### config.mk
export PLATFORM = sky130hd
export DESIGN_NAME = TL_UART
export DESIGN_NICKNAME = TL_UART
export VERILOG_FILES = /design/flow/design.v
export SDC_FILE = /design/flow/constraint.sdc
export NUM_CORES = 4
export LEC_CHECK = 0
export CAP_MARGIN = 20
export CORE_MARGIN = 2
export CORE_UTILIZATION = 65
export CTS_CLUSTER_DIAMETER = 72
export PLACE_DENSITY = 0.6
export SLEW_MARGIN = 20
### constraint.sdc
create_clock -name core_clock -period 8.0 [get_ports {uart_clock_i}]
set_input_delay 1.6000 -clock core_clock [delete_from_list [all_inputs] [get_ports {uart_clock_i}]]
set_output_delay 1.6000 -clock core_clock [all_outputs]
set_load 0.01 [all_outputs]
### design.v
module fifo_sync #(
    parameter FW = 32,
    parameter DW = 32,
    parameter MD = 0,
    parameter SYNC_RD = 1,
    localparam WT_W = $clog2(FW)-1
) (
    input   wire logic          clk_i,
    input   wire logic          reset_i,
    input   wire logic          wr_en_i,
    input   wire logic [DW-1:0] wr_data_i,
    output  wire logic          full_o,
    input   wire logic          rd_i,
    output  logic      [DW-1:0] rd_data_o,
    output  wire logic          empty_o,
    output  logic               underflow_o,
    output  logic               overflow_o,
    input   wire logic [WT_W:0] threshold_i,
    output  wire logic          threshold_o
);
    reg [DW-1:0] fifo [0:FW-1];
    reg [$clog2(FW):0] read_ptr;
    reg [$clog2(FW):0] write_ptr;
    assign empty_o = (read_ptr == write_ptr);
    assign full_o = (write_ptr[$clog2(FW)] != read_ptr[$clog2(FW)]) & (read_ptr[$clog2(FW)-1:0] == write_ptr[$clog2(FW)-1:0]);
    always_ff @(posedge clk_i) begin
        if (reset_i) begin
            read_ptr <= 0;
            write_ptr <= 0;
        end
        if (~reset_i & wr_en_i & ~full_o) begin
            write_ptr <= write_ptr + 1;
        end
        if (~reset_i & rd_i & ~empty_o) begin
            read_ptr <= read_ptr + 1;
        end
    end
    always_ff @(posedge clk_i) begin
        if (~reset_i & wr_en_i & ~full_o) begin
            fifo[write_ptr[$clog2(FW)-1:0]] <= wr_data_i;
        end
        underflow_o <= empty_o & rd_i;
        overflow_o <= full_o & wr_en_i;
    end
    generate if (SYNC_RD) begin : __sfifo_if_synchronous_reads
        always_ff @(posedge clk_i) begin
            rd_data_o <= fifo[read_ptr[$clog2(FW)-1:0]];
        end
    end else begin : __sfifo_if_synchronous_reads
        assign rd_data_o = fifo[read_ptr[$clog2(FW)-1:0]];
    end endgenerate
    generate if (MD==0) begin : __sfifo_gen_lt
        assign threshold_o = (write_ptr[$clog2(FW)-1:0]-read_ptr[$clog2(FW)-1:0]) < threshold_i;
    end else if (MD==1) begin : __sfifo_gen_mt
        assign threshold_o = (write_ptr[$clog2(FW)-1:0]-read_ptr[$clog2(FW)-1:0]) > threshold_i;
    end else if (MD==3) begin : __sfifo_gen_le
        assign threshold_o = (write_ptr[$clog2(FW)-1:0]-read_ptr[$clog2(FW)-1:0]) <= threshold_i;
    end else if (MD==2) begin : __sfifo_gen_me
        assign threshold_o = (write_ptr[$clog2(FW)-1:0]-read_ptr[$clog2(FW)-1:0]) >= threshold_i;
    end endgenerate
endmodule
module tl_skdbf #(
    parameter DW   = 8,
    parameter SYNC = 0
) (
    input  wire logic          clk_i,
    input  wire logic          rst_i,
    input  wire logic          combinational_ready_i,
    output logic      [DW-1:0] cycle_data_o,
    output logic               cycle_vld_o,
    output logic               registered_ready_o,
    input  wire logic [DW-1:0] registered_data_i,
    input  wire logic          registered_vld_i
);
  reg [DW-1:0] held_data;
  reg held_vld;
  wire hold_data;
  assign hold_data = !combinational_ready_i & registered_ready_o & cycle_vld_o & registered_vld_i;
  assign registered_ready_o = !held_vld;
  always_ff @(posedge clk_i) begin
    if (rst_i) begin
      held_vld  <= '0;
      held_data <= '0;
    end else if (hold_data) begin
      held_data <= registered_data_i;
      held_vld  <= 1'b1;
    end else if (combinational_ready_i) begin
      held_vld <= '0;
    end
  end
  generate
    if (SYNC) begin : __skdbf_if_sync
      always_ff @(posedge clk_i) begin
        cycle_data_o <= held_vld ? held_data : registered_data_i;
        cycle_vld_o  <= rst_i ? 1'b0 : held_vld | registered_vld_i;
      end
    end else begin : __skdbf_if_async
      assign cycle_data_o = held_vld ? held_data : registered_data_i;
      assign cycle_vld_o  = held_vld | registered_vld_i;
    end
  endgenerate
endmodule
module uart_tx (
    input  wire        clock,
    input  wire        resetn,
    input  wire [15:0] bauddiv_i,      
    input  wire        tx_i,
    input  wire [ 7:0] tx_byte_i,
    output wire        tx_dequeue_o,
    output wire        tx_o,
    output wire        tx_busy_o
);
  reg start_q, byte_q, stop_q, cmpl_q, tx_q;
  reg [15:0] counter_q;
  reg [7:0] tx_byte_q;
  reg [2:0] byte_cnt_q;
  wire zero;
  assign zero = counter_q == 16'd0;
  assign tx_o = tx_q;
  assign tx_dequeue_o = cmpl_q;
  assign tx_busy_o = start_q | byte_q | stop_q | cmpl_q;
  always_ff @(posedge clock)
    if (!resetn || !(start_q || byte_q || stop_q) || zero || cmpl_q) counter_q <= bauddiv_i;
    else counter_q <= counter_q - 1'b1;
  always_ff @(posedge clock)
    if (!resetn || !(start_q | stop_q | byte_q | cmpl_q)) tx_q <= 1'b1;
    else if (cmpl_q) tx_q <= 1'b1;
    else if (stop_q) tx_q <= 1'b1;
    else if (byte_q) tx_q <= tx_byte_q[0];
    else if (start_q) tx_q <= 1'b0;
  always_ff @(posedge clock)
    if (!resetn || cmpl_q) start_q <= 1'b0;
    else if (!start_q) start_q <= tx_i;
  always_ff @(posedge clock)
    if (!resetn || cmpl_q) byte_q <= 1'b0;
    else if (!byte_q) byte_q <= start_q && zero;
  always_ff @(posedge clock)
    if (!resetn || cmpl_q) stop_q <= 1'b0;
    else if (!stop_q) stop_q <= byte_q && zero && (byte_cnt_q == 3'd7);
  always_ff @(posedge clock)
    if (!resetn || cmpl_q) byte_cnt_q <= 3'd0;
    else if (byte_q && zero) byte_cnt_q <= byte_cnt_q + 3'd1;
  always_ff @(posedge clock)
    if (!resetn || (tx_i && !start_q)) tx_byte_q <= tx_byte_i;
    else if (byte_q && zero) tx_byte_q <= {1'b0, tx_byte_q[7:1]};
  always_ff @(posedge clock)
    if (!resetn || cmpl_q) cmpl_q <= 1'b0;
    else if (!cmpl_q) cmpl_q <= stop_q && zero;
endmodule
module uart_rx (
    input  wire        clock,
    input  wire        resetn,
    input  wire [15:0] bauddiv_i,   
    input  wire        rx_i,
    output wire [ 7:0] rx_byte_o,
    output wire        rx_o,
    output wire        rx_busy_o
);
  (* ASYNC_REG = "TRUE" *) reg rx_q, rx_qq;
  reg sample_q, start_q, stop_q, hbit_q, cmpl_q;
  reg [15:0] counter_q;
  reg [ 7:0] rx_byte_q;
  reg [ 2:0] byte_cnt_q;
  wire rx, zero, sample_en, shift_en, last_shift;
  assign rx = !rx_qq;
  assign zero = counter_q == '0;
  assign sample_en = counter_q == {1'b0, bauddiv_i[15:1]};
  assign shift_en = zero && sample_q && start_q && !stop_q;
  assign last_shift = byte_cnt_q == 3'd7 && shift_en;
  assign rx_o = cmpl_q;
  assign rx_byte_o = rx_byte_q;
  assign rx_busy_o = sample_q | start_q | stop_q | hbit_q | cmpl_q;
  always_ff @(posedge clock)
    if (!resetn) rx_q <= 1'b1;
    else rx_q <= rx_i;
  always_ff @(posedge clock)
    if (!resetn) rx_qq <= 1'b1;
    else rx_qq <= rx_q;
  always_ff @(posedge clock)
    if ((!rx & !(sample_q | start_q)) || zero || !resetn || (sample_en & sample_q & rx & !start_q) || rx_o)
      counter_q <= bauddiv_i;
    else counter_q <= counter_q - 1'b1;
  always_ff @(posedge clock)
    if (rx_o || !resetn) sample_q <= 1'b0;
    else if (!sample_q) sample_q <= rx;
  always_ff @(posedge clock)
    if (rx_o || !resetn) start_q <= 1'b0;
    else if (!start_q) start_q <= sample_en & sample_q & rx;
  always_ff @(posedge clock)
    if (rx_o || !resetn) rx_byte_q <= 8'd0;
    else if (shift_en) rx_byte_q <= {rx_qq, rx_byte_q[7:1]};
  always_ff @(posedge clock)
    if (rx_o || !resetn) byte_cnt_q <= 3'd0;
    else if (shift_en) byte_cnt_q <= byte_cnt_q + 1'b1;
  always_ff @(posedge clock)
    if (rx_o || !resetn) stop_q <= 1'b0;
    else if (!stop_q) stop_q <= last_shift;
  always_ff @(posedge clock)
    if (rx_o || !resetn) hbit_q <= 1'b0;
    else if (stop_q && (counter_q == '0)) hbit_q <= 1'b1;
  always_ff @(posedge clock)
    if (rx_o || !resetn) cmpl_q <= 1'b0;
    else if (hbit_q && (counter_q == {1'b0, bauddiv_i[15:1]})) cmpl_q <= 1'b1;
endmodule
`default_nettype none
module TL_UART #(
    parameter [15:0] C_DEFAULT_BAUD_RATE = 16'd868,
    parameter C_DEFAULT_TX_ON = 1,
    parameter C_DEFAULT_RX_ON = 1,
    parameter C_TILELINK_ID_WIDTH = 1
) (
    input  wire                           uart_clock_i,
    input  wire                           uart_reset_i,
    input  wire [                    2:0] uart_a_opcode,
    input  wire [                    2:0] uart_a_param,
    input  wire [                    2:0] uart_a_size,
    input  wire [C_TILELINK_ID_WIDTH-1:0] uart_a_source,
    input  wire [                   11:0] uart_a_address,
    input  wire [                    3:0] uart_a_mask,
    input  wire [                   31:0] uart_a_data,
    input  wire                           uart_a_corrupt,
    input  wire                           uart_a_valid,
    output wire                           uart_a_ready,
    output wire [                    2:0] uart_d_opcode,
    output wire [                    1:0] uart_d_param,
    output wire [                    2:0] uart_d_size,
    output wire [C_TILELINK_ID_WIDTH-1:0] uart_d_source,
    output wire                           uart_d_denied,
    output wire [                   31:0] uart_d_data,
    output wire                           uart_d_corrupt,
    output wire                           uart_d_valid,
    input  wire                           uart_d_ready,
    input  wire                           UART_RX,
    output wire                           UART_TX,
    output wire                           UART_RX_IRQ,
    output wire                           UART_TX_IRQ
);
  localparam AW = 12;
  localparam IW = C_TILELINK_ID_WIDTH;
  wire          a_ready;
  wire          a_valid;
  wire [   2:0] a_opcode;
  /*verilator lint_off UNUSED*/
  wire [   2:0] a_param;
  /*verilator lint_on UNUSED*/
  wire [   2:0] a_size;
  wire [IW-1:0] a_source;
  wire [  11:0] a_address;
  wire [   3:0] a_mask;
  wire [  31:0] a_data;
  wire          a_corrupt;
  wire          d_ready;
  reg  [   2:0] d_opcode_q;
  reg  [   1:0] d_param_q;
  reg  [   2:0] d_size_q;
  reg  [IW-1:0] d_source_q;
  reg           d_denied_q;
  reg  [  15:0] d_data_q;
  reg           d_corrupt_q;
  reg           d_valid_q;
localparam [2:0] Get = 3'd4;
localparam [2:0] PutFullData = 3'd0;
localparam [2:0] PutPartialData = 3'd1;
localparam [2:0] ArithmeticData = 3'd2;
localparam [2:0] LogicalData = 3'd3;
localparam [2:0] AMOXOR = 3'd0;
localparam [2:0] AMOOR = 3'd1;
localparam [2:0] AMOAND = 3'd2;
localparam [2:0] AMOSWAP = 3'd3;
localparam [2:0] AMOMIN = 3'd0;
localparam [2:0] AMOMAX = 3'd1;
localparam [2:0] AMOMINU = 3'd2;
localparam [2:0] AMOMAXU = 3'd3;
localparam [2:0] AMOADD = 3'd4;
function automatic TL_isWriteTo(input [AW-1:0] address, input [AW-1:0] address_t);
  TL_isWriteTo = (address == address_t) && a_valid && (d_ready || !d_valid_q) && (a_opcode==PutFullData || a_opcode==PutPartialData || a_opcode==ArithmeticData || a_opcode==LogicalData);
endfunction
function automatic TL_isReadTo(input [AW-1:0] address, input [AW-1:0] address_t);
  TL_isReadTo = (address == address_t) && a_valid && (d_ready || !d_valid_q) && (a_opcode == Get || a_opcode==ArithmeticData || a_opcode==LogicalData);
endfunction
function automatic [2:0] TL_RetCode();
  TL_RetCode = (a_opcode == PutFullData || a_opcode == PutPartialData) ? 3'd0 : 3'd1;
endfunction
  assign d_ready = uart_d_ready;
  assign a_ready = d_ready || !d_valid_q;
  assign uart_d_opcode = d_opcode_q;
  assign uart_d_param = d_param_q;
  assign uart_d_size = d_size_q;
  assign uart_d_source = d_source_q;
  assign uart_d_denied = d_denied_q;
  assign uart_d_data = {16'd0, d_data_q};
  assign uart_d_corrupt = d_corrupt_q;
  assign uart_d_valid = d_valid_q;
  tl_skdbf #(
      .DW  (58 + IW),
      .SYNC(0)
  ) skdbf_inst (
      .clk_i(uart_clock_i),
      .rst_i(uart_reset_i),
      .combinational_ready_i(a_ready),
      .cycle_data_o({a_opcode, a_param, a_size, a_source, a_address, a_mask, a_data, a_corrupt}),
      .cycle_vld_o(a_valid),
      .registered_ready_o(uart_a_ready),
      .registered_data_i({
        uart_a_opcode,
        uart_a_param,
        uart_a_size,
        uart_a_source,
        uart_a_address,
        uart_a_mask,
        uart_a_data,
        uart_a_corrupt
      }),
      .registered_vld_i(uart_a_valid)
  );
  localparam [11:0] REG_UART_CTRL = 12'h000;  
  localparam [11:0] REG_UART_STATUS = 12'h004;   
  localparam [11:0] REG_UART_FIFOAX = 12'h008;   
  localparam [11:0] REG_UART_BAUDDIV = 12'h00C;   
  logic [15:0] UARTCTRL_q, UARTSTATS_q, FIFOAX_q, BAUDDIV_q, DATA_r;
  wire tx_dequeue, rx_enqueue, tx_full, tx_empty, rx_full, rx_empty, tx_underflow, tx_overflow, rx_underflow, rx_overflow, rx_threshold, tx_threshold, rx_busy, tx_busy;
  wire [7:0] rx_char, tx_char, rx_head;
  assign FIFOAX_q[7:0] = rx_empty ? 8'd0 : rx_head;
  reg
      RX_q,
      TX_q,
      RX_WATERMARK_IRQ_q,
      TX_WATERMARK_IRQ_q,
      RX_WATERMARK_IRQEN_q,
      TX_WATERMARK_IRQEN_q;
  reg [4:0] RX_WATERMARK_q, TX_WATERMARK_q;
  assign UARTCTRL_q = {
    2'd0, TX_WATERMARK_IRQEN_q, RX_WATERMARK_IRQEN_q, TX_WATERMARK_q, RX_WATERMARK_q, TX_q, RX_q
  };
  assign FIFOAX_q[15:8] = 8'd0;
  assign UARTSTATS_q = {
    8'd0,
    tx_busy,
    TX_WATERMARK_IRQ_q,
    tx_empty,
    tx_full,
    rx_busy,
    RX_WATERMARK_IRQ_q,
    rx_empty,
    rx_full
  };
  assign UART_RX_IRQ = RX_WATERMARK_IRQ_q;
  assign UART_TX_IRQ = TX_WATERMARK_IRQ_q;
  logic [15:0] w_val;
  assign w_val = a_data[15:0];
  always_ff @(posedge uart_clock_i)
    if (uart_reset_i) TX_q <= C_DEFAULT_TX_ON == 1 ? 1'b1 : 1'b0;
    else if (TL_isWriteTo(a_address, REG_UART_CTRL)) TX_q <= w_val[1];
  always_ff @(posedge uart_clock_i)
    if (uart_reset_i) RX_q <= C_DEFAULT_RX_ON == 1 ? 1'b1 : 1'b0;
    else if (TL_isWriteTo(a_address, REG_UART_CTRL)) RX_q <= w_val[0];
  always_ff @(posedge uart_clock_i)
    if (uart_reset_i) RX_WATERMARK_q <= 5'd0;
    else if (TL_isWriteTo(a_address, REG_UART_CTRL)) RX_WATERMARK_q <= w_val[6:2];
  always_ff @(posedge uart_clock_i)
    if (uart_reset_i) TX_WATERMARK_q <= 5'd0;
    else if (TL_isWriteTo(a_address, REG_UART_CTRL)) TX_WATERMARK_q <= w_val[11:7];
  always_ff @(posedge uart_clock_i)
    if (uart_reset_i) RX_WATERMARK_IRQEN_q <= 1'b0;
    else if (TL_isWriteTo(a_address, REG_UART_CTRL)) RX_WATERMARK_IRQEN_q <= w_val[12];
  always_ff @(posedge uart_clock_i)
    if (uart_reset_i) TX_WATERMARK_IRQEN_q <= 1'b0;
    else if (TL_isWriteTo(a_address, REG_UART_CTRL)) TX_WATERMARK_IRQEN_q <= w_val[13];
  always_ff @(posedge uart_clock_i)
    if (uart_reset_i) RX_WATERMARK_IRQ_q <= 1'b0;
    else if (TL_isWriteTo(a_address, REG_UART_STATUS)) RX_WATERMARK_IRQ_q <= w_val[2];
    else if (RX_WATERMARK_IRQEN_q & rx_threshold & !RX_WATERMARK_IRQ_q) RX_WATERMARK_IRQ_q <= 1'b1;
    else if (!RX_WATERMARK_IRQEN_q) RX_WATERMARK_IRQ_q <= 1'b0;
  always_ff @(posedge uart_clock_i)
    if (uart_reset_i) TX_WATERMARK_IRQ_q <= 1'b0;
    else if (TL_isWriteTo(a_address, REG_UART_STATUS)) TX_WATERMARK_IRQ_q <= w_val[6];
    else if (TX_WATERMARK_IRQEN_q & tx_threshold) TX_WATERMARK_IRQ_q <= 1'b1;
    else if (!TX_WATERMARK_IRQEN_q) TX_WATERMARK_IRQ_q <= 1'b0;
  always_ff @(posedge uart_clock_i)
    if (uart_reset_i) BAUDDIV_q <= C_DEFAULT_BAUD_RATE;
    else if (TL_isWriteTo(a_address, REG_UART_BAUDDIV)) BAUDDIV_q <= w_val[15:0];
  always_comb
    if (TL_isReadTo(a_address, REG_UART_CTRL)) DATA_r = UARTCTRL_q;
    else if (TL_isReadTo(a_address, REG_UART_STATUS)) DATA_r = UARTSTATS_q;
    else if (TL_isReadTo(a_address, REG_UART_FIFOAX)) DATA_r = FIFOAX_q;
    else if (TL_isReadTo(a_address, REG_UART_BAUDDIV)) DATA_r = BAUDDIV_q;
    else DATA_r = 16'd0;
  always_ff @(posedge uart_clock_i)
    if (uart_reset_i) begin
      d_valid_q <= 1'b0;
    end else if (a_valid && (d_ready || !d_valid_q)) begin
      d_valid_q <= 1'b1;
      d_opcode_q <= TL_RetCode();
      d_param_q <= '0;
      d_size_q <= a_size;
      d_source_q <= a_source;
      d_denied_q <= 1'b0;
      d_data_q <= DATA_r;
      d_corrupt_q <= 1'b0;
    end else if (d_ready) begin
      d_valid_q <= 1'b0;
    end
  fifo_sync #(
      .FW(32),
      .DW(8),
      .MD(1),
      .SYNC_RD(0)
  ) rx_fifo_inst (
      .clk_i(uart_clock_i),
      .reset_i(uart_reset_i),
      .wr_en_i(UARTCTRL_q[0] & rx_enqueue),
      .wr_data_i(rx_char),
      .full_o(rx_full),
      .rd_i(TL_isReadTo(a_address, REG_UART_FIFOAX)),
      .rd_data_o(rx_head),
      .empty_o(rx_empty),
      .underflow_o(rx_underflow),
      .overflow_o(rx_overflow),
      .threshold_i(UARTCTRL_q[6:2]),
      .threshold_o(rx_threshold)
  );
  fifo_sync #(
      .FW(32),
      .DW(8),
      .MD(1),
      .SYNC_RD(0)
  ) tx_fifo_inst (
      .clk_i(uart_clock_i),
      .reset_i(uart_reset_i),
      .wr_en_i(TL_isWriteTo(a_address, REG_UART_FIFOAX)),
      .wr_data_i(a_data[7:0]),
      .full_o(tx_full),
      .rd_i(tx_dequeue),
      .rd_data_o(tx_char),
      .empty_o(tx_empty),
      .underflow_o(tx_underflow),
      .overflow_o(tx_overflow),
      .threshold_i(UARTCTRL_q[11:7]),
      .threshold_o(tx_threshold)
  );
  uart_rx uart_reciever (
      .clock(uart_clock_i),
      .resetn(!uart_reset_i),
      .bauddiv_i(BAUDDIV_q),
      .rx_i(UART_RX),
      .rx_byte_o(rx_char),
      .rx_o(rx_enqueue),
      .rx_busy_o(rx_busy)
  );
  uart_tx uart_trasmitter (
      .clock(uart_clock_i),
      .resetn(!uart_reset_i),
      .bauddiv_i(BAUDDIV_q),
      .tx_i(UARTCTRL_q[1] & !tx_empty),
      .tx_byte_i(tx_char),
      .tx_dequeue_o(tx_dequeue),
      .tx_o(UART_TX),
      .tx_busy_o(tx_busy)
  );
  /*verilator lint_off UNUSED*/
  wire unused;
  assign unused = (|a_data[31:16]) | tx_underflow | rx_underflow | tx_overflow | rx_overflow | (|a_mask) | a_corrupt;
  /*verilator lint_on UNUSED*/
endmodule
### run.sh
#!/bin/bash
# the make line also repeats each setting of config.mk as NAME=value (left out here)
make -C /OpenROAD-flow-scripts/flow DESIGN_CONFIG=/design/flow/config.mk WORK_HOME=/design/flow/orfs CLKGATE_MAP_FILE= finish
==> out/metrics.csv, run 1 <==
metric,value,unit
total of max-cap violations,0,
power of the clock network,3.26,mW
xor+xnor area frac,2.23,%
slowest cell delay on critical path,830,ps
Worst Max-Slew Pin Slew,997,ps
pwr dens,233,nW/µm²
nets@finish,1993,
Post-Syn Area,29100,µm²
fp util,65.8,%
"Registers, synthesis",702,
largest net degree at the start of global routing,68,
cells after synthesis,1828,
clock power share,43.2,%
Pre-Repair DR Iteration Count,5,
# Cells Yosys,1828,
GRT busiest layer,met2,
port buffer count,65,
Critical Path Source Type,input port,
"area leader, netlist",edfxtp_1,
slowest cell on the critical path,nor2_1,
and+or+nand+nor area frac,7.52,%
comb pwr,313,µW
Achievable Freq,228,MHz
yosys stat chip area,29100,µm²
Synth Flop Type,edfxtp_1,
core area,44200,µm²
Int Power,5.99,mW
setup repair bufs after CTS,0,
synth cell count leaders,"edfxtp_1, nor2_1, nand2_1",
die area,46500,µm²
number of enable flip-flop cells,565,
P_sw,1.56,mW
CTS sink count,702,
Late-Pin Clk Latency,600,ps
Yosys warnings,5,
n_diodes,0,
TritonCTS Buffers,71,
register share after synthesis,67.8,%
CTS root buf,clkbuf_16,
Setup crit start,uart_a_valid,
Max clock buf depth,3,
"delay-heaviest family, CP",simple AND/OR/NAND/NOR gates,
unrepaired setup endpoints after global routing,false,
highest-power group,sequential cells,
die height,216,µm
critical path arrival,4610,ps
fin crit share,54.8,%
first-pass GRT wire length,94300,µm
status,timing/DRC/antenna clean,
combinational power share,4.1,%
"Critical Path, Cell by Cell","clkdlybuf4s50_1, nor2b_1, nand4_1, a221oi_4, and2_1, nand2_1, nor2_1",
Via Count,15658,
Synth async-reset ratio,0,%
GR Util met3,4.65,%
Fin. Hold Viols,0,
H-tree depth,3,
Area growth syn-to-layout,11.5,%
most numerous cell in the Yosys netlist,edfxtp_1,
Power Sequential,3.98,mW
GRT Resource Usage Total,27.1,%
Sw Ratio,20.6,%
Area after DPL,30100,µm²
critical path peak fanout,8,
antenna violations before repair,0,
Netlist cell types,69,
worst min-delay path startpoint,uart_reciever.rx_q,
gpl congestion,0.829,
register share of total power,52.7,%
Crit. End Element,register,
Logic family by area,multiplexers,
Worst Reg2Reg Path Length in Cells,7,
CP required,8220,ps
total routed wirelength,61300,µm
count of pins over their slew limit,0,
Residual DRC,0,
IO Pins,112,
Final min period,4380,ps
CTS tree,yes,
Filler cells,2747,
relative slew slack,31.6,%
Leak Pwr,10.5,nW
end of the worst hold path,uart_reciever.rx_qq,
yosys adder share,1.60,%
Top cell area share,58.3,%
OpenROAD warnings,59,
DR iter-0 viols,1480,
vias in the first global route,15883,
"Compound Share, Synth",3.99,%
hold buffer count at CTS,0,
met1 Use GR,38.0,%
"CTS clk-pin slew, worst paths",60,ps
GRT overflow,0,
syn_area_per_cell,15.9,µm²
Hold Path Class,reg -> reg,
Worst Skew,18.1,ps
r2r setup slk,4260,ps
Buf/Inv on CP,1,
via density per instance,6.17,
DP HPWL,38400,µm
maximum vdd drop,243,µV
Worst Hold Path Cells,1,
final setup TNS,0,ps
routed len/inst,24.1,µm
die width,216,µm
Mux area share,14.5,%
Resized cells post-CTS,0,
met2 Usage GRT,44.7,%
Antenna Nets Post-Route,0,
Rows,77,
final cell area excluding filler cells,32400,µm²
CP Capture Point,tx_fifo_inst.fifo[21][5],
Cell area leaders,"edfxtp_1, mux4_2, dfxtp_1",
critical path class,in -> reg,
critical path depth,7,
RR Endpoint,tx_fifo_inst.fifo[21][5],
Critical R2R Launch,skdbf_inst.held_vld,
final setup violation count,0,
-- through the flow --
stage               utilization [%]  cells  power (mW)  worst slack, ps  hold slack, ps
floorplan                         -   1849        4.26             4060             389
global placement               68.0   2409        4.36             3050             400
detailed placement             68.1   2410        4.37             3030             410
CTS                            73.3   2535        7.59             3640             427
global route                   73.4   2537        7.76             3450             444
finish                         73.4   2537        7.55             3620             426
-- metal layers --
layer	wire [µm]	part of all wire (%)	vias up
li1	-	-	7083
met1	25900	42	7973
met2	30500	50	496
met3	3330	5.4	106
met4	1530	2.5	0
met5	0	0	-
-- cell type report --
class / instances / area, µm² / area share (%)
Timing Repair Buffer: 78 / 793 / 2.45
Multi-Input combinational cell: 1004 / 8770 / 27.0
Clock buffer: 89 / 1980 / 6.10
Tap cell: 592 / 741 / 2.28
Sequential cell: 702 / 19700 / 60.8
Clock inverter: 36 / 297 / 0.914
Inverter: 36 / 135 / 0.417
==> run 2, diff against run 1 <==
Settings changed: ABC_AREA set to 1, CAP_MARGIN 20 to 10, CELL_PAD_IN_SITES_DETAIL_PLACEMENT set to 2, CELL_PAD_IN_SITES_GLOBAL_PLACEMENT set to 2, CORE_ASPECT_RATIO set to 1.76, CORE_MARGIN 2 to 5, CTS_CLUSTER_SIZE set to 34, GPL_ROUTABILITY_DRIVEN set to 0, GPL_TIMING_DRIVEN set to 1, MAX_ROUTING_LAYER set to met5, MIN_ROUTING_LAYER set to met2, TNS_END_PERCENT set to 40.
Clock period 8.0 ns to 4.09 ns, I/O delays scaled along.
==> run 2 against run 1 <==
  * Die size grew 10%
  * The run now fails in global placement without I/O
  * Synthesized cell count grew 59%
  * Synthesized area grew 3.9%
==> out/metrics.csv, run 2 <==
metric,value,unit
Synth async-reset ratio,0,%
Netlist cell types,49,
"Compound Share, Synth",9.33,%
Mux area share,0.0662,%
xor+xnor area frac,1.54,%
"area leader, netlist",edfxtp_1,
Synth Flop Type,edfxtp_1,
yosys adder share,1.54,%
register share after synthesis,65.2,%
synth cell count leaders,"edfxtp_1, nand2_1, nor2_1",
Logic family by area,simple AND/OR/NAND/NOR gates,
Rows,105,
syn_area_per_cell,10.4,µm²
most numerous cell in the Yosys netlist,edfxtp_1,
Top cell area share,56.1,%
"Registers, synthesis",702,
yosys stat chip area,30200,µm²
cells after synthesis,2901,
fp util,65.2,%
core area,46400,µm²
status,stopped before the end,
Error,[ERROR GPL-0301] Utilization 109.123 % exceeds 100%.,
die width,173,µm
die area,51100,µm²
Cell area leaders,"edfxtp_1, dfxtp_1, nand2_1",
die height,296,µm
# Cells Yosys,2901,
Yosys warnings,5,
Post-Syn Area,30200,µm²
number of enable flip-flop cells,565,
Failed at,global placement without I/O,
and+or+nand+nor area frac,16.8,%
==> run 3, diff against run 2 <==
Settings changed: ABC_AREA 1 to unset, CAP_MARGIN 10 to 20, CELL_PAD_IN_SITES_DETAIL_PLACEMENT 2 to unset, CELL_PAD_IN_SITES_GLOBAL_PLACEMENT 2 to unset, CORE_ASPECT_RATIO 1.76 to unset, CORE_MARGIN 5 to 2, CORE_UTILIZATION 65 to 45, CTS_CLUSTER_DIAMETER 72 to unset, CTS_CLUSTER_SIZE 34 to unset, GPL_ROUTABILITY_DRIVEN 0 to unset, GPL_TIMING_DRIVEN 1 to unset, HOLD_SLACK_MARGIN set to -0.06, PLACE_DENSITY 0.6 to unset, PLACE_DENSITY_LB_ADDON set to 0.11, SETUP_SLACK_MARGIN set to -0.56, SLEW_MARGIN 20 to 5, TNS_END_PERCENT 40 to 80.
Clock period 4.09 ns to 7.15 ns, I/O delays scaled along.
==> run 3 against run 2 <==
  * Now clean on timing, DRC and antenna
  * Synthesized cell count fell by 37%
  * Synthesized area fell by 3.8%
  * Die size up 31%
==> out/metrics.csv, run 3 <==
metric,value,unit
n_diodes,0,
yosys stat chip area,29100,µm²
Crit. End Element,register,
cells after synthesis,1828,
Fin. Hold Viols,0,
Final min period,4520,ps
"area leader, netlist",edfxtp_1,
"CTS clk-pin slew, worst paths",60,ps
Hold Slack,414,ps
P_sw,1.91,mW
fin crit share,63.2,%
RR Endpoint,tx_fifo_inst.fifo[25][6],
critical path depth,7,
Sw Ratio,22.1,%
CTS tree,yes,
Worst Hold Path Cells,1,
gpl congestion,0.829,
Critical R2R Launch,skdbf_inst.held_vld,
Pre-Repair DR Iteration Count,7,
GRT busiest layer,met3,
Hold Path Class,reg -> reg,
Synth Flop Type,edfxtp_1,
"delay-heaviest family, CP",simple AND/OR/NAND/NOR gates,
die area,66700,µm²
"Compound Share, Synth",3.99,%
Max clock buf depth,3,
Pwr Total,8.66,mW
setup repair bufs after CTS,0,
Top cell area share,58.3,%
register share of total power,51.4,%
Mux area share,14.5,%
register share after synthesis,67.8,%
vias in the first global route,23340,
fp util,45.3,%
count of pins over their slew limit,0,
# Cells Yosys,1828,
end of the worst hold path,uart_reciever.rx_qq,
Netlist cell types,69,
met1 Use GR,0,%
"Critical Path, Cell by Cell","clkdlybuf4s50_1, nor4_1, nand4_1, a221oi_4, and2_1, nand2_1, nor2_1",
DP HPWL,40300,µm
unrepaired setup endpoints after global routing,false,
highest-power group,sequential cells,
largest net degree at the start of global routing,70,
critical path peak fanout,8,
Synth async-reset ratio,0,%
antenna violations before repair,0,
CP Capture Point,tx_fifo_inst.fifo[25][6],
most numerous cell in the Yosys netlist,edfxtp_1,
Worst Max-Slew Pin Slew,1030,ps
Cell area leaders,"edfxtp_1, mux4_2, dfxtp_1",
total of max-cap violations,0,
GRT Resource Usage Total,29.2,%
status,timing/DRC/antenna clean,
Area growth syn-to-layout,13.5,%
Residual DRC,0,
maximum vdd drop,195,µV
relative slew slack,31.1,%
comb pwr,370,µW
hold buffer count at CTS,0,
CTS sink count,702,
and+or+nand+nor area frac,7.52,%
met2 Usage GRT,35.8,%
Yosys warnings,5,
GR Util met3,38.6,%
Via Count,20376,
yosys adder share,1.60,%
Buf/Inv on CP,1,
r2r setup slk,3050,ps
final setup TNS,0,ps
Late-Pin Clk Latency,640,ps
CP required,7400,ps
CTS root buf,clkbuf_16,
IO Pins,112,
OpenROAD warnings,56,
total routed wirelength,65900,µm
final setup violation count,0,
routed len/inst,23.3,µm
slowest cell on the critical path,nor2_1,
H-tree depth,3,
Worst Skew,28.0,ps
Worst Reg2Reg Path Length in Cells,7,
critical path class,in -> reg,
Power Sequential,4.45,mW
"Registers, synthesis",702,
power of the clock network,3.84,mW
port buffer count,65,
nets@finish,2011,
Logic family by area,multiplexers,
Setup crit start,uart_a_address[7],
worst min-delay path startpoint,uart_reciever.rx_q,
Leak Pwr,10.7,nW
syn_area_per_cell,15.9,µm²
TritonCTS Buffers,77,
Rows,93,
Achievable Freq,221,MHz
critical path arrival,4770,ps
xor+xnor area frac,2.23,%
number of enable flip-flop cells,565,
combinational power share,4.3,%
synth cell count leaders,"edfxtp_1, nor2_1, nand2_1",
Critical Path Source Type,input port,
clock power share,44.3,%
GRT overflow,0,
final core occ,51.4,%
via density per instance,7.20,
first-pass GRT wire length,98500,µm
die width,258,µm
die height,258,µm
Post-Syn Area,29100,µm²
Antenna Nets Post-Route,0,
pwr dens,262,nW/µm²
DR iter-0 viols,3021,
Resized cells post-CTS,0,
Int Power,6.75,mW
slowest cell delay on critical path,830,ps
core area,64200,µm²
## run 3: routing by layer
layer | vias up | part of all wire (%)
met1 | 7311 | 0
met2 | 5585 | 54
li1 | 7089 | -
met5 | - | 0.59
met3 | 374 | 41
met4 | 17 | 4.8
## run 3: final cells by class
type | count | area (µm²)
Fill cell | 5383 | 31200
Sequential cell | 702 | 19700
Multi-Input combinational cell | 1004 | 8760
Clock buffer | 106 | 2090
Tap cell | 855 | 1070
Timing Repair Buffer | 90 | 926
Clock inverter | 36 | 322
Inverter | 36 | 135
## run 3: metrics by stage
stage                     area [µm²]  std cells  setup WS (ps)
final                          33000       2829           2630
after floorplan                29200       1849           3380
after detailed placement       30500       2680           2160
after global placement         30500       2679           2170
after global routing           33000       2829           2460
after CTS                      32900       2822           2810
==> run 4, diff against run 3 <==
Settings changed: CAP_MARGIN 20 to 0, CORE_ASPECT_RATIO set to 0.71, CORE_UTILIZATION 45 to 72, CTS_CLUSTER_SIZE set to 40, HOLD_SLACK_MARGIN -0.06 to 0.27, MAX_ROUTING_LAYER met5 to unset, MIN_ROUTING_LAYER met2 to unset, PLACE_DENSITY set to 0.37, PLACE_DENSITY_LB_ADDON 0.11 to unset, SETUP_SLACK_MARGIN -0.56 to 0.22, SLEW_MARGIN 5 to 20, TNS_END_PERCENT 80 to unset.
Clock period 7.15 ns to 2.63 ns, I/O delays scaled along.
==> run 4 against run 3 <==
  * Now fails the layout checks on negative setup slack
  * Critical path depth is 6 higher
  * Cell area up 8.0%
  * Largest power group unchanged
  * Synthesized cell count stayed put
  * Combinational power rose to 3.8 times the previous value
  * Sequential cell count is the same
  * Worst hold slack got worse by 92 ps
  * Highest routed layer unchanged
  * Clock power up 140%
==> out/metrics.csv, run 4 <==
metric,value,unit
clock power share,40.8,%
Max clock buf depth,3,
Int Power,17.6,mW
critical path arrival,3220,ps
routed len/inst,33.0,µm
CTS sink count,702,
worst min-delay path startpoint,uart_a_address[9],
synth cell count leaders,"edfxtp_1, nor2_1, nand2_1",
Antenna Nets Post-Route,0,
DP HPWL,49800,µm
vias in the first global route,18471,
register share after synthesis,67.8,%
"Compound Share, Synth",3.99,%
critical path class,reg -> reg,
IO Pins,112,
GRT Resource Usage Total,40.4,%
TritonCTS Buffers,61,
largest net degree at the start of global routing,48,
Setup crit start,rx_fifo_inst.write_ptr[0],
maximum vdd drop,906,µV
Final min period,2680,ps
end of the worst hold path,skdbf_inst.held_data[46],
antenna violations before repair,3,
xor+xnor area frac,2.23,%
Worst Hold Path Cells,4,
Residual DRC,0,
Fin. Hold Viols,0,
Synth async-reset ratio,0,%
final setup violation count,1,
"delay-heaviest family, CP",AND-OR/OR-AND gates,
# Cells Yosys,1828,
Synth Flop Type,edfxtp_1,
Achievable Freq,374,MHz
total of max-cap violations,0,
CTS root buf,clkbuf_16,
Rows,62,
Sw Ratio,22.8,%
setup ws final,-45.8,ps
highest-power group,sequential cells,
relative slew slack,34.0,%
Via Count,19563,
CTS tree,yes,
critical path depth,13,
slowest cell delay on critical path,420,ps
nets@finish,2247,
H-tree depth,2,
most numerous cell in the Yosys netlist,edfxtp_1,
Late-Pin Clk Latency,640,ps
via density per instance,7.13,
"Registers, synthesis",702,
Netlist cell types,69,
Critical Path Source Type,register,
"Critical Path, Cell by Cell","inv_2, ha_4, inv_2, fa_2, a21o_1, a21oi_2, xor2_1, ha_1, o21ai_1, a21oi_1, a2bb2oi_2, o211ai_1, a21oi_1",
Crit. End Element,register,
Mux area share,14.5,%
core area,40100,µm²
cells after synthesis,1828,
Buf/Inv on CP,2,
"area leader, netlist",edfxtp_1,
Worst Max-Slew Pin Slew,990,ps
total routed wirelength,90600,µm
CP Capture Point,RX_WATERMARK_IRQ_q,
DR iter-0 viols,3297,
Area growth syn-to-layout,22.5,%
combinational power share,6.2,%
number of enable flip-flop cells,565,
unrepaired setup endpoints after global routing,true,
gpl congestion,0.925,
pwr dens,639,nW/µm²
CP required,3170,ps
syn_area_per_cell,15.9,µm²
Leak Pwr,12.1,nW
critical path peak fanout,2,
Yosys warnings,5,
"CTS clk-pin slew, worst paths",70,ps
power of the clock network,9.29,mW
comb pwr,1.40,mW
die width,243,µm
register share of total power,53.1,%
and+or+nand+nor area frac,7.52,%
r2r setup slk,-50,ps
yosys adder share,1.60,%
Top cell area share,58.3,%
Post-Syn Area,29100,µm²
Logic family by area,multiplexers,
Critical R2R Launch,rx_fifo_inst.write_ptr[0],
yosys stat chip area,29100,µm²
RR Endpoint,RX_WATERMARK_IRQ_q,
die height,173,µm
fp util,72.5,%
count of pins over their slew limit,0,
Hold Path Class,in -> reg,
fin crit share,102,%
die area,42100,µm²
Comb area,9520,µm²
Violated Checks,negative setup slack,
slowest cell on the critical path,edfxtp_1,
GRT overflow,0,
P_sw,5.19,mW
Worst Reg2Reg Path Length in Cells,13,
port buffer count,65,
OpenROAD warnings,61,
n_diodes,0,
first-pass GRT wire length,123000,µm
register area,19700,µm²
Worst Skew,30.2,ps
Pre-Repair DR Iteration Count,6,
status,"complete, but fails checks",
dpl ws,-510,ps
Power Sequential,12.1,mW
Hold Slack,322,ps
Filler cells,1489,
Cell area leaders,"edfxtp_1, mux4_2, dfxtp_1",
## run 4: cell type report
class / instances / share of cell area (%)
Inverter: 36 / 0.386
Tap cell: 544 / 1.91
Timing Repair Buffer: 342 / 10.0
Sequential cell: 702 / 55.4
Clock buffer: 71 / 4.39
Clock inverter: 43 / 1.22
Multi-Input combinational cell: 1004 / 26.7
## run 4: through the flow
stage | setup TNS [ps] | util, % | total power [mW] | instance area (µm²) | instances
finish | -45.8 | 88.9 | 22.8 | 35600 | 2742
floorplan | 0 | - | 13.0 | 29200 | 1849
global placement | -120120 | 79.6 | 13.4 | 31900 | 2568
detailed placement | -135310 | 79.6 | 13.5 | 31900 | 2568
CTS | 0 | 86.1 | 22.4 | 34500 | 2704
global route | -148 | 88.9 | 23.1 | 35600 | 2742
## run 4: timing repair
item | CTS | global route
cloned | 4 | 5
hold buffers | 2 | 2
setup buffers | 16 | 31
pin swaps | 14 | 49
gates resized | 90 | 190
hold endpoints to repair | 1 | 2
endpoints found under the setup margin | 401 | 579
## run 4: routing by layer
layer / part of all wire, % / up-vias / global-route usage, %
li1: - / 7591 / -
met1: 35 / 9719 / 60.0
met2: 46 / 1939 / 60.4
met5: 0.026 / - / 0
met3: 15 / 310 / 10.3
met4: 4.3 / 4 / 12.1
==> run 5, diff against run 4 <==
Settings changed: CAP_MARGIN 0 to 25, CORE_ASPECT_RATIO 0.71 to 0.97, CTS_CLUSTER_SIZE 40 to 39, HOLD_SLACK_MARGIN 0.27 to unset, MAX_ROUTING_LAYER set to met4, PLACE_DENSITY 0.37 to 0.78, SETUP_SLACK_MARGIN 0.22 to -0.24.
Clock period 2.63 ns to 4.06 ns, I/O delays scaled along.
==> run 5 against run 4 <==
  * First-iteration DRC count is 47% lower
  * Worst setup slack better by 940 ps
  * Synthesized cell count stayed put
  * Now clean on timing, DRC and antenna
  * Clock skew is 9.9 ps lower
  * Global-route usage is 6.8 points lower
  * Cell area is 7.8% lower
  * Combinational power is 55% lower
==> out/metrics.csv, run 5 <==
metric,value,unit
"Registers, synthesis",702,
Buf/Inv on CP,1,
Sw Ratio,21.1,%
"area leader, netlist",edfxtp_1,
Pre-Repair DR Iteration Count,7,
GRT overflow,0,
r2r setup slk,890,ps
dpl ws,407,ps
Power Sequential,7.85,mW
nets@finish,2084,
GRT Resource Usage Total,33.6,%
pwr dens,437,nW/µm²
clock power share,41.0,%
CTS root buf,clkbuf_16,
unrepaired setup endpoints after global routing,false,
dpl cells,2431,
die area,42000,µm²
die width,208,µm
yosys adder share,1.60,%
Logic family by area,multiplexers,
"Compound Share, Synth",3.99,%
relative slew slack,38.5,%
combinational power share,4.4,%
RR Endpoint,d_data_q[5],
GRT busiest layer,met2,
# Cells Yosys,1828,
DR iter-0 viols,1762,
yosys stat chip area,29100,µm²
Area growth syn-to-layout,13.0,%
Resized cells post-CTS,0,
first-pass GRT wire length,101000,µm
Hold Path Class,reg -> reg,
Post-Syn Area,29100,µm²
total of max-cap violations,0,
setup repair bufs after CTS,0,
end of the worst hold path,uart_reciever.rx_qq,
status,timing/DRC/antenna clean,
critical path arrival,3510,ps
Leak Pwr,10.9,nW
n_diodes,0,
Non-Filler Instances,2553,
setup ws final,891,ps
CTS tree,yes,
port buffer count,65,
vias in the first global route,16836,
Antenna Nets Post-Route,0,
synth cell count leaders,"edfxtp_1, nor2_1, nand2_1",
Max clock buf depth,3,
CP Capture Point,d_data_q[5],
Crit. End Element,register,
register share after synthesis,67.8,%
highest-power group,sequential cells,
Worst Max-Slew Pin Slew,897,ps
CP required,4400,ps
die height,202,µm
Final min period,3170,ps
number of enable flip-flop cells,565,
most numerous cell in the Yosys netlist,edfxtp_1,
Critical Path Source Type,register,
Top cell area share,58.3,%
Synth async-reset ratio,0,%
critical path depth,6,
Worst Skew,20.3,ps
Via Count,16629,
maximum vdd drop,451,µV
largest net degree at the start of global routing,50,
syn_area_per_cell,15.9,µm²
final setup TNS,0,ps
fin crit share,78.1,%
Yosys warnings,5,
critical path peak fanout,40,
worst min-delay path startpoint,uart_reciever.rx_q,
Cell area leaders,"edfxtp_1, mux4_2, dfxtp_1",
count of pins over their slew limit,0,
Rows,72,
Late-Pin Clk Latency,600,ps
P_sw,3.04,mW
hold buffer count at CTS,0,
TritonCTS Buffers,68,
OpenROAD warnings,58,
DP HPWL,41400,µm
Synth Flop Type,edfxtp_1,
"Critical Path, Cell by Cell","buf_4, mux4_2, mux2_2, o221ai_1, o32ai_1, a22o_1",
"CTS clk-pin slew, worst paths",60,ps
cells after synthesis,1828,
Fin. Hold Viols,0,
Achievable Freq,316,MHz
met1 Use GR,44.7,%
Mux area share,14.5,%
GR Util met3,4.89,%
CTS sink count,702,
xor+xnor area frac,2.23,%
slowest cell on the critical path,dfxtp_4,
fp util,72.9,%
via density per instance,6.51,
H-tree depth,3,
final setup violation count,0,
Int Power,11.3,mW
met2 Usage GRT,54.7,%
core area,39900,µm²
"delay-heaviest family, CP",flip-flops,
power of the clock network,5.89,mW
total routed wirelength,66300,µm
and+or+nand+nor area frac,7.52,%
routed len/inst,26.0,µm
Worst Reg2Reg Path Length in Cells,6,
IO Pins,112,
antenna violations before repair,0,
Worst Hold Path Cells,1,
Residual DRC,0,
comb pwr,635,µW
critical path class,reg -> reg,
slowest cell delay on critical path,870,ps
Netlist cell types,69,
gpl congestion,0.957,
register share of total power,54.6,%
==> run 5: cell type report <==
cell class                 instances  area, µm²
clock buffer                      86       1830
clock inverter                    35        215
fill                            1937       7040
inverter                          36        135
multi-input combinational       1004       8760
sequential                       702      19700
tap                              518        648
timing repair buffer             172       1550
==> run 5: per-layer routing <==
metal	share of wire (%)	vias up
met1	39	8428
met4	3.5	0
li1	-	7252
met3	7.1	153
met2	51	796
met5	0	-
==> run 5: per-stage QoR <==
stage	area [µm²]	hold slack, ps	utilization, %	power [mW]
2_1_floorplan	29200	389	-	8.40
3_5_place_dp	30800	431	77.2	8.63
6_report	32900	440	82.4	14.4
5_1_grt	32900	435	82.4	14.7
3_3_place_gp	30700	433	76.9	8.60
4_1_cts	32900	444	82.3	14.4
==> run 6, diff against run 5 <==
Settings changed: CORE_UTILIZATION 72 to 71, PLACE_DENSITY 0.78 to unset.
Clock period 4.06 ns to 4.11 ns, I/O delays scaled along.
==> run 6 against run 5 <==
  * Still clean on timing, DRC and antenna
  * Die size rose by 1.4%
  * First-iteration DRC count shrank 5.9%
  * Clock skew down 2.8 ps
  * Highest routed layer unchanged
  * Synthesized cell count unchanged
  * Sequential share of layout area is 0.12 points lower
  * Register-to-register slack worse by 150 ps
  * Combinational power shrank 0.9%
  * Worst setup slack lost 150 ps
  * Count of clock-buffer cells in the layout grew 8
==> out/metrics.csv, run 6 <==
metric,value,unit
status,timing/DRC/antenna clean,
number of enable flip-flop cells,565,
Int Power,11.5,mW
Power Sequential,7.75,mW
most frequent CP cell,nor2_1,
antenna violations before repair,1,
final setup violation count,0,
clock power share,41.8,%
combinational power share,4.4,%
CTS root buf,clkbuf_16,
slowest cell delay on critical path,680,ps
Worst Reg2Reg Path Length in Cells,7,
Via Count,16520,
Max clock buf depth,3,
Logic family by area,multiplexers,
critical path depth,7,
first-pass GRT wire length,97300,µm
fin crit share,81.9,%
fp util,71.4,%
Achievable Freq,297,MHz
yosys adder share,1.60,%
routed len/inst,25.4,µm
Worst Hold Path Cells,1,
Fin. Hold Viols,0,
TritonCTS Buffers,68,
Rows,73,
power of the clock network,6.03,mW
comb pwr,629,µW
CP Capture Point,rx_fifo_inst.fifo[26][0],
hold buffer count at CTS,0,
maximum vdd drop,417,µV
most numerous cell in the Yosys netlist,edfxtp_1,
Leak Pwr,11.0,nW
Residual DRC,0,
CP required,4400,ps
"delay-heaviest family, CP",simple AND/OR/NAND/NOR gates,
IO Pins,112,
yosys stat chip area,29100,µm²
and+or+nand+nor area frac,7.52,%
total routed wirelength,64800,µm
Post-Syn Area,29100,µm²
Synth async-reset ratio,0,%
CTS sink count,702,
die height,203,µm
pwr dens,437,nW/µm²
"Compound Share, Synth",3.99,%
relative slew slack,34.5,%
Sw Ratio,20.4,%
Area growth syn-to-layout,13.2,%
"Critical Path, Cell by Cell","ha_1, nand4_1, nor2_1, a211oi_1, nand2_1, nor2_1, buf_4",
register share after synthesis,67.8,%
Setup crit start,rx_fifo_inst.write_ptr[2],
r2r setup slk,740,ps
vias in the first global route,16423,
gpl congestion,0.908,
Crit. End Element,register,
Synth Flop Type,edfxtp_1,
Hold Path Class,reg -> reg,
critical path class,reg -> reg,
xor+xnor area frac,2.23,%
RR Endpoint,rx_fifo_inst.fifo[26][0],
critical path arrival,3650,ps
synth cell count leaders,"edfxtp_1, nor2_1, nand2_1",
nets@finish,2080,
"CTS clk-pin slew, worst paths",60,ps
Top cell area share,58.3,%
final setup TNS,0,ps
total of max-cap violations,0,
Yosys warnings,5,
DR iter-0 viols,1658,
P_sw,2.94,mW
die area,42600,µm²
Critical Path Source Type,register,
# Cells Yosys,1828,
DP HPWL,40100,µm
Pre-Repair DR Iteration Count,6,
Mux area share,14.5,%
Critical R2R Launch,rx_fifo_inst.write_ptr[2],
largest net degree at the start of global routing,68,
Buf/Inv on CP,1,
setup repair bufs after CTS,0,
highest-power group,sequential cells,
CTS tree,yes,
critical path peak fanout,12,
dpl ws,491,ps
via density per instance,6.47,
core area,40700,µm²
Final min period,3370,ps
GRT overflow,0,
count of pins over their slew limit,0,
syn_area_per_cell,15.9,µm²
slowest cell on the critical path,a211oi_1,
cells after synthesis,1828,
unrepaired setup endpoints after global routing,false,
die width,210,µm
end of the worst hold path,uart_reciever.rx_qq,
Netlist cell types,69,
setup ws final,742,ps
"Registers, synthesis",702,
OpenROAD warnings,59,
Worst Max-Slew Pin Slew,982,ps
register share of total power,53.8,%
port buffer count,65,
Resized cells post-CTS,0,
Worst Skew,17.6,ps
Late-Pin Clk Latency,590,ps
Antenna Nets Post-Route,0,
H-tree depth,3,
GRT Resource Usage Total,31.9,%
Cell area leaders,"edfxtp_1, mux4_2, dfxtp_1",
final core occ,80.8,%
"area leader, netlist",edfxtp_1,
worst min-delay path startpoint,uart_reciever.rx_q,
run 6: metrics by stage:
stage / hold slack, ps / instance area [µm²] / total power [mW] / std cells
after floorplan: 389 / 29200 / 8.30 / 1849
after global placement: 397 / 30600 / 8.49 / 2426
after detailed placement: 416 / 30700 / 8.51 / 2433
after CTS: 446 / 32900 / 14.5 / 2550
after global routing: 469 / 32900 / 14.8 / 2552
final: 444 / 32900 / 14.4 / 2553
run 6: final cells by class:
| class | instances | area, µm² |
|---|---|---|
| antenna | 1 | 2.50 |
| tap | 525 | 657 |
| clock inverter | 23 | 211 |
| inverter | 36 | 135 |
| timing repair buffer | 168 | 1530 |
| fill | 2209 | 7800 |
| sequential | 702 | 19700 |
| multi-input combinational | 1004 | 8760 |
| clock buffer | 94 | 1920 |
run 6: routing by layer:
layer,vias to the layer above,routed length [µm],track usage [%]
met3,132,4610,4.31
li1,7247,-,-
met5,-,0,-
met1,8411,25500,43.7
met2,730,32800,51.0
met4,0,1900,10.3
==> run 7, diff against run 6 <==
Settings changed: CAP_MARGIN 25 to 20, CELL_PAD_IN_SITES_DETAIL_PLACEMENT set to 2, CORE_ASPECT_RATIO 0.97 to unset, CORE_UTILIZATION 71 to 66, CTS_CLUSTER_DIAMETER set to 124, CTS_CLUSTER_SIZE 39 to 74, GPL_ROUTABILITY_DRIVEN set to 0, HOLD_SLACK_MARGIN set to 0.25, MAX_ROUTING_LAYER met4 to unset, MIN_ROUTING_LAYER set to met1, PLACE_DENSITY_LB_ADDON set to 0.08, SETUP_SLACK_MARGIN -0.24 to unset, SLEW_MARGIN 20 to 40.
Clock period 4.11 ns to 5.87 ns, I/O delays scaled along.
==> run 7 against run 6 <==
  * Die size grew 7.4%
  * The run now fails in detailed placement
  * Synthesized cell count unchanged
  * Synthesized area did not move
==> out/metrics.csv, run 7 <==
metric,value,unit
Rows,76,
yosys adder share,1.60,%
register share after synthesis,67.8,%
port buffer count,65,
status,stopped before the end,
core area,43300,µm²
Error,[ERROR DPL-0033] detailed placement checks failed during check placement.,
"area leader, netlist",edfxtp_1,
Post-Syn Area,29100,µm²
# Cells Yosys,1828,
Synth Flop Type,edfxtp_1,
Synth async-reset ratio,0,%
"Registers, synthesis",702,
Mux area share,14.5,%
"Compound Share, Synth",3.99,%
Failed at,detailed placement,
cells after synthesis,1828,
most numerous cell in the Yosys netlist,edfxtp_1,
xor+xnor area frac,2.23,%
die width,214,µm
die height,214,µm
Yosys warnings,5,
fp util,67.2,%
IO Pins,112,
number of enable flip-flop cells,565,
synth cell count leaders,"edfxtp_1, nor2_1, nand2_1",
Netlist cell types,69,
and+or+nand+nor area frac,7.52,%
yosys stat chip area,29100,µm²
die area,45800,µm²
Cell area leaders,"edfxtp_1, mux4_2, dfxtp_1",
Top cell area share,58.3,%
syn_area_per_cell,15.9,µm²
Logic family by area,multiplexers,
-- run 7: per-stage QoR --
step           area (µm²)  setup slack, ps  cells  hold slack [ps]
2_1_floorplan       29200             2360   1849              389
3_3_place_gp        30100             1390   2405              393
==> run 8, diff against run 7 <==
Settings changed: CELL_PAD_IN_SITES_DETAIL_PLACEMENT 2 to unset, CORE_MARGIN 2 to 5, CORE_UTILIZATION 66 to 65, CTS_CLUSTER_DIAMETER 124 to 72, CTS_CLUSTER_SIZE 74 to unset, GPL_TIMING_DRIVEN set to 0, HOLD_SLACK_MARGIN 0.25 to unset, MAX_ROUTING_LAYER set to met4, MIN_ROUTING_LAYER met1 to met2, PLACE_DENSITY set to 0.6, PLACE_DENSITY_LB_ADDON 0.08 to unset, SLEW_MARGIN 40 to 20, TNS_END_PERCENT set to 40.
Clock period 5.87 ns to 8.0 ns, I/O delays scaled along.
==> run 8 against run 7 <==
  * Now fails the layout checks on design-rule violations
  * Synthesized area stayed put
  * Die size is 7.2% higher
  * Synthesized cell count stayed put
==> out/metrics.csv, run 8 <==
metric,value,unit
comb pwr,362,µW
Crit. End Element,register,
setup repair bufs after CTS,0,
Buf/Inv on CP,1,
nets@finish,2088,
H-tree depth,3,
"area leader, netlist",edfxtp_1,
most numerous cell in the Yosys netlist,edfxtp_1,
register area,19700,µm²
"Registers, synthesis",702,
Late-Pin Clk Latency,620,ps
r2r setup slk,4050,ps
Synth async-reset ratio,0,%
end of the worst hold path,uart_reciever.rx_qq,
"delay-heaviest family, CP",simple AND/OR/NAND/NOR gates,
worst min-delay path startpoint,uart_reciever.rx_q,
number of enable flip-flop cells,565,
Antenna Nets Post-Route,0,
TritonCTS Buffers,70,
die area,49100,µm²
die height,222,µm
Max clock buf depth,3,
Achievable Freq,215,MHz
Area growth syn-to-layout,12.9,%
fp util,65.8,%
yosys adder share,1.60,%
first-pass GRT wire length,102000,µm
die width,222,µm
Final min period,4660,ps
syn_area_per_cell,15.9,µm²
n_diodes,0,
Yosys warnings,5,
CTS root buf,clkbuf_16,
Pre-Repair DR Iteration Count,50,
RR Endpoint,tx_fifo_inst.fifo[16][1],
GRT Resource Usage Total,41.3,%
final setup TNS,0,ps
slowest cell delay on critical path,860,ps
antenna violations before repair,0,
fin crit share,58.2,%
hold buffer count at CTS,0,
yosys stat chip area,29100,µm²
critical path depth,7,
Violated Checks,design-rule violations,
Sw Ratio,21.3,%
clock power share,42.8,%
pwr dens,231,nW/µm²
CP required,8220,ps
Int Power,5.96,mW
xor+xnor area frac,2.23,%
highest-power group,sequential cells,
port buffer count,65,
Filler cells,2704,
GRT overflow,0,
IO Pins,112,
final setup violation count,0,
"CTS clk-pin slew, worst paths",60,ps
Via Count,21562,
cells after synthesis,1828,
"Compound Share, Synth",3.99,%
via density per instance,8.18,
Cell area leaders,"edfxtp_1, mux4_2, dfxtp_1",
slowest cell on the critical path,nor2_1,
relative slew slack,32.7,%
"Critical Path, Cell by Cell","clkdlybuf4s50_1, nor2b_1, nand4_1, a221oi_4, and2_1, nand2_1, nor2_1",
core area,44200,µm²
synth cell count leaders,"edfxtp_1, nor2_1, nand2_1",
Worst Hold Path Cells,1,
Mux area share,14.5,%
Critical R2R Launch,skdbf_inst.held_vld,
Rows,77,
routed len/inst,25.4,µm
CP Capture Point,tx_fifo_inst.fifo[16][1],
CTS sink count,702,
critical path peak fanout,8,
critical path arrival,4870,ps
# Cells Yosys,1828,
total routed wirelength,67100,µm
setup ws final,3340,ps
status,"complete, but fails checks",
count of pins over their slew limit,0,
and+or+nand+nor area frac,7.52,%
P_sw,1.62,mW
register share after synthesis,67.8,%
combinational power share,4.8,%
Worst Max-Slew Pin Slew,1010,ps
Fin. Hold Viols,0,
vias in the first global route,24235,
OpenROAD warnings,58,
Resized cells post-CTS,0,
largest net degree at the start of global routing,35,
unrepaired setup endpoints after global routing,false,
dpl ws,2990,ps
Setup crit start,uart_a_valid,
Worst Reg2Reg Path Length in Cells,7,
total of max-cap violations,0,
Logic family by area,multiplexers,
maximum vdd drop,237,µV
DP HPWL,43200,µm
Residual DRC,2,
Leak Pwr,10.8,nW
critical path class,in -> reg,
register share of total power,52.4,%
Synth Flop Type,edfxtp_1,
power of the clock network,3.24,mW
Post-Syn Area,29100,µm²
Comb area,8760,µm²
CTS tree,yes,
Power Sequential,3.97,mW
Worst Skew,31.7,ps
Critical Path Source Type,input port,
Hold Path Class,reg -> reg,
Top cell area share,58.3,%
DR iter-0 viols,5017,
Netlist cell types,69,
[run 8: layout make-up]
type,instances,area share [%]
Multi-Input combinational cell,1004,26.7
Tap cell,592,2.26
Buffer,107,1.76
Inverter,36,0.412
Clock inverter,21,0.606
Sequential cell,702,60.1
Timing Repair Buffer,67,2.03
Clock buffer,107,6.20
[run 8: per-layer routing]
layer  global-route usage [%]  wire length (µm)  vias to the layer above  part of all wire [%]
met3                     50.8             26200                      710                    39
met5                        -                 0                        -                     0
met2                     50.7             35000                     6177                    52
met1                        -                 0                     7438                     0
met4                     8.19              5870                        0                   8.8
li1                         -                 -                     7237                     -
[run 8: stage by stage]
| step | power (mW) | area [µm²] | hold slack, ps | utilization (%) | cells |
|---|---|---|---|---|---|
| 2_1_floorplan | 4.26 | 29200 | 389 | - | 1849 |
| 3_3_place_gp | 4.38 | 30600 | 397 | 69.1 | 2506 |
| 3_5_place_dp | 4.39 | 30600 | 398 | 69.2 | 2508 |
| 4_1_cts | 7.55 | 32800 | 411 | 74.2 | 2636 |
| 5_1_grt | 7.78 | 32800 | 437 | 74.2 | 2636 |
| 6_report | 7.57 | 32800 | 410 | 74.2 | 2636 |
==> run 9, diff against run 8 <==
Settings changed: CORE_MARGIN 5 to 2, CORE_UTILIZATION 65 to 72, CTS_CLUSTER_DIAMETER 72 to unset, GPL_ROUTABILITY_DRIVEN 0 to unset, GPL_TIMING_DRIVEN 0 to unset, MAX_ROUTING_LAYER met4 to unset, MIN_ROUTING_LAYER met2 to unset, PLACE_DENSITY 0.6 to 0.79, SETUP_SLACK_MARGIN set to -0.26, TNS_END_PERCENT 40 to unset.
Clock period 8.0 ns to 2.63 ns, I/O delays scaled along.
==> run 9 against run 8 <==
  * The layout fails its checks (negative setup slack)
  * Wire length up 18%
  * Die size down 14%
  * Sequential cell count unchanged
  * Clock skew down 8.7 ps
  * Highest routed layer unchanged
==> out/metrics.csv, run 9 <==
metric,value,unit
status,"complete, but fails checks",
Violated Checks,negative setup slack,
die width,205,µm
Fin. Hold Viols,0,
"Compound Share, Synth",3.99,%
Mux area share,14.5,%
Filler cells,1730,
maximum vdd drop,702,µV
most frequent CP cell,buf_4,
Area after DPL,31700,µm²
"delay-heaviest family, CP",simple AND/OR/NAND/NOR gates,
# Cells Yosys,1828,
fp util,73.0,%
power of the clock network,10.7,mW
pwr dens,701,nW/µm²
critical path arrival,3200,ps
Synth Flop Type,edfxtp_1,
relative slew slack,35.4,%
clock power share,44.6,%
worst min-delay path startpoint,uart_reset_i,
critical path depth,10,
Crit. End Element,register,
Critical R2R Launch,tx_fifo_inst.read_ptr[1],
Hold Path Class,in -> reg,
highest-power group,sequential cells,
n_diodes,0,
"Critical Path, Cell by Cell","inv_1, ha_1, nand4_1, nor3b_1, nor3_1, and2_2, nand2_1, buf_4, nor2_1, buf_4",
Logic family by area,multiplexers,
Buf/Inv on CP,3,
fin crit share,109,%
Antenna Nets Post-Route,0,
Worst Max-Slew Pin Slew,969,ps
CTS root buf,clkbuf_16,
setup ws final,-229,ps
GRT Resource Usage Total,38.8,%
CTS tree,yes,
via density per instance,6.86,
slowest cell delay on critical path,580,ps
port buffer count,65,
total of max-cap violations,0,
count of pins over their slew limit,0,
Late-Pin Clk Latency,610,ps
nets@finish,2190,
Worst Hold Path Cells,3,
Critical Path Source Type,register,
Setup crit start,tx_fifo_inst.read_ptr[1],
Achievable Freq,350,MHz
Int Power,18.9,mW
core area,39800,µm²
Worst Reg2Reg Path Length in Cells,10,
die area,42000,µm²
RR Endpoint,tx_fifo_inst.fifo[31][7],
syn_area_per_cell,15.9,µm²
Cell area leaders,"edfxtp_1, mux4_2, dfxtp_1",
DP HPWL,46800,µm
comb pwr,1.18,mW
Area growth syn-to-layout,17.4,%
Synth async-reset ratio,0,%
vias in the first global route,18450,
slowest cell on the critical path,nor3b_1,
antenna violations before repair,0,
Netlist cell types,69,
total routed wirelength,79000,µm
hold buffer count at CTS,0,
"CTS clk-pin slew, worst paths",70,ps
Power Sequential,12.1,mW
combinational power share,4.9,%
P_sw,5.09,mW
Post-Syn Area,29100,µm²
xor+xnor area frac,2.23,%
setup repair bufs after CTS,0,
register share of total power,50.5,%
Max clock buf depth,3,
Leak Pwr,11.7,nW
TritonCTS Buffers,70,
first-pass GRT wire length,117000,µm
CP required,2970,ps
r2r setup slk,-230,ps
Pre-Repair DR Iteration Count,7,
OpenROAD warnings,57,
die height,205,µm
largest net degree at the start of global routing,48,
register share after synthesis,67.8,%
end of the worst hold path,uart_trasmitter.stop_q,
yosys stat chip area,29100,µm²
IO Pins,112,
yosys adder share,1.60,%
CP Capture Point,tx_fifo_inst.fifo[31][7],
Residual DRC,0,
Rows,73,
gpl congestion,0.984,
Sw Ratio,21.3,%
final cell area excluding filler cells,34100,µm²
CTS sink count,702,
critical path class,reg -> reg,
routed len/inst,29.5,µm
most numerous cell in the Yosys netlist,edfxtp_1,
"Registers, synthesis",702,
cells after synthesis,1828,
Yosys warnings,5,
final setup violation count,313,
critical path peak fanout,8,
Resized cells post-CTS,0,
GRT overflow,0,
number of enable flip-flop cells,565,
DR iter-0 viols,2567,
Pwr Total,23.9,mW
Top cell area share,58.3,%
Final min period,2860,ps
synth cell count leaders,"edfxtp_1, nor2_1, nand2_1",
Via Count,18326,
and+or+nand+nor area frac,7.52,%
H-tree depth,3,
Worst Skew,23.0,ps
"area leader, netlist",edfxtp_1,
## run 9: area by class of cell
| cell class | count | area, µm² | area share (%) |
|---|---|---|---|
| inverters | 36 | 135 | 0.396 |
| well taps | 525 | 657 | 1.92 |
| clock inverters | 40 | 523 | 1.53 |
| flip-flops and latches | 702 | 19700 | 57.8 |
| clock buffers | 89 | 1910 | 5.58 |
| multi-input cells | 1004 | 8780 | 25.7 |
| repair buffers | 276 | 2430 | 7.11 |
## run 9: per-layer routing
metal,part of all wire (%),vias to the layer above,track usage (%)
met3,10,327,6.81
met5,0,-,0
met2,50,1478,64.5
li1,-,7472,-
met1,34,9049,50.6
met4,5.7,0,18.2
## run 9: through the flow
step	hold WS (ps)	setup TNS (ps)	setup slack, ps	cells	util (%)
floorplan	389	0	80.5	1849	-
global placement	401	-99860	-392	2542	79.6
detailed placement	411	-110030	-492	2542	79.6
CTS	352	-18790	-140	2671	85.7
global route	383	-53310	-213	2672	85.7
finish	373	-46400	-229	2672	85.7
Power figures rest on the tool's default switching activity, not on a simulated workload.
